==> 09-25 <==
==> flow/design.v <==
module mult32(input clk,
	      input rst,
	      input en,
	      input [31:0] a,
	      input [31:0] b,
	      output [31:0] z,
				output output_ready);
reg [49:0] temp_out ;
reg s_a, s_b, s_z;
reg [9:0] e_a, e_b, e_z;
reg [23:0] m_a, m_b, m_z;
reg guard, round, lonz;
reg [31:0] Z, temp2;
reg out_ready;
reg [31:0] z_q;
reg out_ready_q;
reg [5:0] diff2;
reg [15:0] val16;
reg [7:0] val8;
reg [3:0] val4;
always@(posedge clk)
begin
	if(rst == 1)
	begin
		Z = 32'd0;
		out_ready = 0;
	end
	else if(en == 0)
	begin
		out_ready = 0;
	end
	else if(en == 1)
	begin 
		s_a = a[31];
		s_b = b[31];
		e_a = a[30:23] - 127;
		e_b = b[30:23] - 127;
		m_a[22:0] = a[22:0];
		m_b[22:0] = b[22:0];
		m_a[23] = 1;
		m_b[23] = 1;
		if((e_a == 128 && m_a[22:0] != 0) || (e_b == 128 && m_b[22:0] != 0))
		begin
			Z[31] = 1;
			Z[30:23] = 8'hff;
			Z[22] = 1;
			Z[21:0] = 0;
			out_ready = 1;
		end
		else if(e_a == 128)
		begin
			if(($signed(e_b) == -127) && (m_b[22:0] == 0))
			begin
				Z[31] = 1;
				Z[30:23] = 8'hff;
				Z[22] = 1;
				Z[21:0] = 0;
				out_ready = 1;
			end
			else
			begin
				Z[31] = s_a ^ s_b;
				Z[30:23] = 8'hff;
				Z[22:0] = 0;
				out_ready = 1;
			end
		end
		else if(e_b == 128)
		begin
			if(($signed(e_a) == -127) && (m_a[22:0] == 0))
			begin
				Z[31] = 1;
				Z[30:23] = 8'hff;
				Z[22] = 1;
				Z[21:0] = 0;
				out_ready = 1;
			end
			else
			begin
				Z[31] = s_a ^ s_b;
				Z[30:23] = 8'hff;
				Z[22:0] = 0;
				out_ready = 1;
			end
		end
		else if($signed(e_a) == -127 && m_a[22:0] == 23'd0)  	
		begin	   
			Z[31] = s_a ^ s_b;
			Z[30:23] = 0;
			Z[22:0] = 0;
			out_ready = 1;
		end
		else if($signed(e_b) == -127 && m_b[22:0] == 23'd0)	
		begin	   
			Z[31] = s_a ^ s_b;
			Z[30:23] = 0;
			Z[22:0] = 0;
			out_ready = 1;
		end
		else
		begin
			s_z = s_a ^ s_b;
			e_z = e_a + e_b + 1;
			temp_out = m_a * m_b * 4;
			m_z = temp_out [49:26];
			guard = temp_out [25];
			round = temp_out [24];
			lonz = (temp_out[23:0] != 0);
			if(m_z[23] == 0)
			begin
				temp2 [23:0] = m_z[23:0];
				temp2 [31:24] = 0;
				if (temp2 == 0)
				begin 
					diff2 = 32;
				end
				else
				begin
    			diff2[5] = 1'b0;
  		  	diff2[4] = (temp2[31:16] == 16'b0);
    			val16 = diff2[4] ? temp2[15:0] : temp2[31:16];
    			diff2[3] = (val16[15:8] == 8'b0);
    			val8 = diff2[3] ? val16[7:0] : val16 [15:8];
    			diff2[2] = (val8[7:4] == 4'b0);
    			val4 = diff2[2] ? val8[3:0] : val8[7:4];
    			diff2[1] = (val4[3:2] == 2'b0);
    			diff2[0] = diff2[1] ? ~val4[1] : ~val4[3];
				end
				m_z = m_z << (diff2 - 8);
				e_z = e_z - (diff2 - 8);
			end
			if (guard && (round | lonz | m_z[0]))
			begin
				m_z = m_z + 1;
				if(m_z == 24'hffffff)
				begin
					e_z = e_z + 1;
				end
			end
			Z[22:0] = m_z [22:0];
			Z[31:23] = e_z [7:0] + 127;	
			Z[31] = s_z;
			if($signed(e_z) < -126)
			begin
				Z[31:0] = 0; 
			end
			if($signed(e_z) == -126 && m_z[23] == 0)
			begin
				Z[30:23] = 0;
			end	
			if($signed(e_z) > 127)
			begin
				Z[22:0] = 0;
				Z[30:23] = 8'hff;
				Z[31] = s_z;
			end
			out_ready = 1;		
		end
	end
	z_q <= Z;
	out_ready_q <= out_ready;
end
assign z = z_q;
assign output_ready = out_ready_q;
endmodule	
module adder32(input clk,
						 input rst,
						 input en,
						 input [31:0] a,
						 input [31:0] b,
						 output [31:0] z,
						 output output_ready);
reg s_a, s_b, s_z;
reg [9:0] e_a, e_b, e_z, e_min, diff;
reg [26:0] m_a, m_b;
reg [23:0] m_z;
reg [27:0] temp;
reg guard, round, lonz;
reg [31:0] Z, temp2;
reg out_ready;
reg [31:0] z_q;
reg out_ready_q;
reg [5:0] diff2;
reg [15:0] val16;
reg [7:0] val8;
reg [3:0] val4;
always@(posedge clk)
begin		
	if(rst == 1)
	begin
		diff = 0;
		diff2 = 0;
		Z = 32'd0;
		out_ready = 0;
		temp = 0;
	end
	else if (en == 0)
	begin
		out_ready = 0;
	end
	else if (en == 1)
	begin
		s_a = a[31];
		s_b = b[31];
		e_a = a[30:23] - 127;
		e_b = b[30:23] - 127;
		m_a[26] = 1;
		m_b[26] = 1;
		m_a [25:3]= a[22:0];
		m_b [25:3]= b[22:0];
		m_a [2:0] = 3'd0;
		m_b [2:0] = 3'd0;
		if((e_a == 128 && m_a[25:0] != 0) || (e_b == 128 && m_b[25:0] != 0))
		begin
			Z[31] = 1;
			Z[30:23] = 8'hff;
			Z[22] = 1;
			Z[21:0] = 0;
			out_ready = 1;
		end
		else if(e_a == 128)
		begin
			Z[31] = s_a;
			Z[30:23] = 8'hff;
			Z[22:0] = 0;
			out_ready = 1;
		end
		else if(e_b == 128)
		begin
			Z[31] = s_b;
			Z[30:23] = 8'hff;
			Z[22:0] = 0;
			out_ready = 1;
		end
		else if(($signed(e_a) == -127 && m_a[25:0] == 0) && ($signed(e_b) == -127 && m_b[25:0] == 0))
		begin	   
			Z[31] = s_a & s_b;
			Z[30:23] = 0;
			Z[22:0] = 0;
			out_ready = 1;
		end
		else if($signed(e_a) == -127 && m_a[25:0] == 0) 	
		begin	   
			Z[31] = s_b;
			Z[30:23] = e_b[7:0] + 127;
			Z[22:0] = m_b[25:3];
			out_ready = 1;
		end
		else if($signed(e_b) == -127 && m_b[25:0] == 0)  	
		begin	   
			Z[31] = s_a;
			Z[30:23] = e_a[7:0] + 127;
			Z[22:0] = m_a[25:3];
			out_ready = 1;
		end
		else if(($signed(e_a) == $signed(e_b)) && (m_a == m_b) && (s_a != s_b))			
		begin
			Z[31] = 0;
			Z[30:23] = 0;
			Z[22:0] = 0;
			out_ready = 1;
		end
		else
		begin
			if($signed(e_a) > $signed(e_b))
			begin
				diff = e_a - e_b;
				e_b = e_b + diff;
				m_b = m_b >> diff;
				m_b[0] = m_b[0] | m_b[1];
			end
			else if ($signed(e_a) < $signed(e_b))
			begin
				diff = e_b - e_a;
				e_a = e_a + diff;
				m_a = m_a >> diff;
				m_a[0] = m_a[0] | m_a[1];
			end
			e_z = e_a;
			if(s_a == s_b)
			begin
				temp = m_a + m_b;
				s_z = s_a;
			end
			else
			begin
				if(m_a >= m_b)
				begin
					temp = m_a - m_b;
					s_z = s_a;
				end
				else
				begin
					temp = m_b - m_a;
					s_z = s_b;
				end
			end
			if(temp[27] == 1)
			begin
				m_z = temp[27:4];
				e_z = e_z + 1;
				guard = temp[3];
				round = temp[2];
				lonz = temp[1] | temp[0];
			end
			else
			begin
				m_z = temp[26:3];
				guard = temp[2];
				round = temp[1];
				lonz = temp[0];
				m_z[0] = guard;
			end
			if(m_z [23] == 0)
			begin
				temp2 [23:0] = m_z;
				temp2 [31:24] = 0;
				if (temp2 == 0)
				begin 
					diff2 = 32;
				end
				else
				begin
    			diff2[5] = 1'b0;
  		  	diff2[4] = (temp2[31:16] == 16'b0);
    			val16 = diff2[4] ? temp2[15:0] : temp2[31:16];
    			diff2[3] = (val16[15:8] == 8'b0);
    			val8 = diff2[3] ? val16[7:0] : val16 [15:8];
    			diff2[2] = (val8[7:4] == 4'b0);
    			val4 = diff2[2] ? val8[3:0] : val8[7:4];
    			diff2[1] = (val4[3:2] == 2'b0);
    			diff2[0] = diff2[1] ? ~val4[1] : ~val4[3];
				end
				m_z = m_z << (diff2 - 8);
				e_z = e_z - (diff2 - 8);
			end
			if(guard && (round | lonz | m_z[0]))
			begin
				m_z = m_z + 1;
				if(m_z == 24'hffffff)
				begin
					e_z = e_z + 1;
				end
			end
			Z[22:0] = m_z [22:0];
			Z[30:23] = e_z[7:0] + 127;	
			Z[31] = s_z;
			if($signed(e_z) < -126)
			begin
				Z[31:0] = 0; 
			end
			if($signed(e_z) == -127 && m_z[23] == 0)
				Z[30:23] = 0;
			if ($signed(e_z) == -127 && m_z[23:0] == 24'h0)
			          Z[31] = 0;  
			if($signed(e_z) > 127)
			begin
				Z[22:0] = 0;
				Z[30:23] = 8'hff;
				Z[31] = s_z;
			end
			out_ready = 1;	
		end
	end
	z_q <= Z;
	out_ready_q <= out_ready;
end
assign z = z_q;
assign output_ready = out_ready_q;
endmodule
module PE (input [31:0] x, input [31:0] w, input [31:0] acc, output reg [31:0] res, input clk, output reg [31:0] wout);
  reg [31:0] S1;
  wire [31:0] addout,multout;
  always @(posedge clk) begin
    res <= addout;
    wout <= w;
  end
mult32 m1(.clk(clk),.en(1'b1),.rst(1'b0),.a(x),.b(w),.z(multout),.output_ready());
adder32 a1(.clk(clk),.en(1'b1),.rst(1'b0),.a(multout),.b(acc),.z(addout),.output_ready());
endmodule
==> flow/run.sh <==
#!/bin/bash
# the make line also repeats each setting of config.mk as NAME=value (left out here)
make -C /OpenROAD-flow-scripts/flow DESIGN_CONFIG=/design/flow/config.mk WORK_HOME=/design/flow/orfs CLKGATE_MAP_FILE= finish
==> flow/config.mk <==
export PLATFORM = sky130hd
export DESIGN_NAME = PE
export DESIGN_NICKNAME = PE
export VERILOG_FILES = /design/flow/design.v
export SDC_FILE = /design/flow/constraint.sdc
export NUM_CORES = 4
export LEC_CHECK = 0
export CAP_MARGIN = 20
export CELL_PAD_IN_SITES_GLOBAL_PLACEMENT = 3
export CORE_ASPECT_RATIO = 1.02
export CORE_MARGIN = 2
export CORE_UTILIZATION = 65
export GPL_ROUTABILITY_DRIVEN = 0
export MAX_ROUTING_LAYER = met5
export PLACE_DENSITY = 0.64
export SETUP_SLACK_MARGIN = 1.79
export SLEW_MARGIN = 20
==> flow/constraint.sdc <==
create_clock -name core_clock -period 15.5 [get_ports {clk}]
set_input_delay 3.1000 -clock core_clock [delete_from_list [all_inputs] [get_ports {clk}]]
set_output_delay 3.1000 -clock core_clock [all_outputs]
set_load 0.01 [all_outputs]
==> 12-02: changes against 09-25 <==
- ABC_AREA: default -> 1
- CELL_PAD_IN_SITES_GLOBAL_PLACEMENT: 3 -> default
- CORE_ASPECT_RATIO: 1.02 -> default
- CORE_MARGIN: 2 -> 5
- CORE_UTILIZATION: 65 -> 37
- CTS_CLUSTER_DIAMETER: default -> 185
- CTS_CLUSTER_SIZE: default -> 66
- GPL_ROUTABILITY_DRIVEN: 0 -> default
- MAX_ROUTING_LAYER: met5 -> default
- MIN_ROUTING_LAYER: default -> met1
- PLACE_DENSITY: 0.64 -> default
- SETUP_SLACK_MARGIN: 1.79 -> default
- SLEW_MARGIN: 20 -> 35
- TNS_END_PERCENT: default -> 75
==> flow/constraint.sdc (replaced) <==
create_clock -name core_clock -period 18.0 [get_ports {clk}]
set_input_delay 3.6000 -clock core_clock [delete_from_list [all_inputs] [get_ports {clk}]]
set_output_delay 3.6000 -clock core_clock [all_outputs]
set_load 0.01 [all_outputs]
==> 02-14: changes against 09-25 <==
- ABC_AREA: default -> 1
- CELL_PAD_IN_SITES_GLOBAL_PLACEMENT: 3 -> default
- CORE_ASPECT_RATIO: 1.02 -> default
- CORE_UTILIZATION: 65 -> 62
- CTS_CLUSTER_SIZE: default -> 100
- GPL_ROUTABILITY_DRIVEN: 0 -> default
- MAX_ROUTING_LAYER: met5 -> default
- PLACE_DENSITY: 0.64 -> default
- SETUP_SLACK_MARGIN: 1.79 -> default
==> flow/constraint.sdc (replaced) <==
create_clock -name core_clock -period 12.3 [get_ports {clk}]
set_input_delay 2.4600 -clock core_clock [delete_from_list [all_inputs] [get_ports {clk}]]
set_output_delay 2.4600 -clock core_clock [all_outputs]
set_load 0.01 [all_outputs]
==> qor summary <==
                                                                                       09-25                       02-14                       12-02
Status                                                             aborted with a tool error   aborted with a tool error  no timing/DRC/antenna violations
Stage where the flow stopped                                            3_1_place_gp_skip_io                     5_1_grt                           -
Core ar.                                                                          0.0661 mm2                  0.0669 mm2                   0.112 mm2
Register share after synthesis                                                         5.88%                       6.13%                       6.13%
Post-DP Area                                                                               -                  0.0544 mm2                  0.0452 mm2
AND-OR/OR-AND share of the synthesized area                                            21.6%                       9.55%                       9.55%
Fraction of post-synthesis cell area in the top cell type by area                      22.5%                       23.4%                       23.4%
Mean cell area of the mapped netlist                                                7.53 um2                    6.29 um2                    6.29 um2
Synthesized-area fraction occupied by adder cells                                      31.7%                       33.0%                       33.0%
Pre-CTS setup slack                                                                        -                    -2.61 ns                    0.542 ns
Hold Buf Count CTS                                                                         -                           0                           0
TritonCTS buffer count                                                                     -                          17                          17
Overall chip area                                                                 0.0691 mm2                  0.0695 mm2                   0.120 mm2
Number of instances in the synthesized netlist                                          5783                        6637                        6637
Row cnt                                                                                   95                          95                         123
Level count of the clock H-tree                                                            -                           4                           4
Master cell of the clock root buffer                                                       -  sky130_fd_sc_hd__clkbuf_16  sky130_fd_sc_hd__clkbuf_16
Simple-gate area share of the yosys netlist                                            23.6%                       33.7%                       33.7%
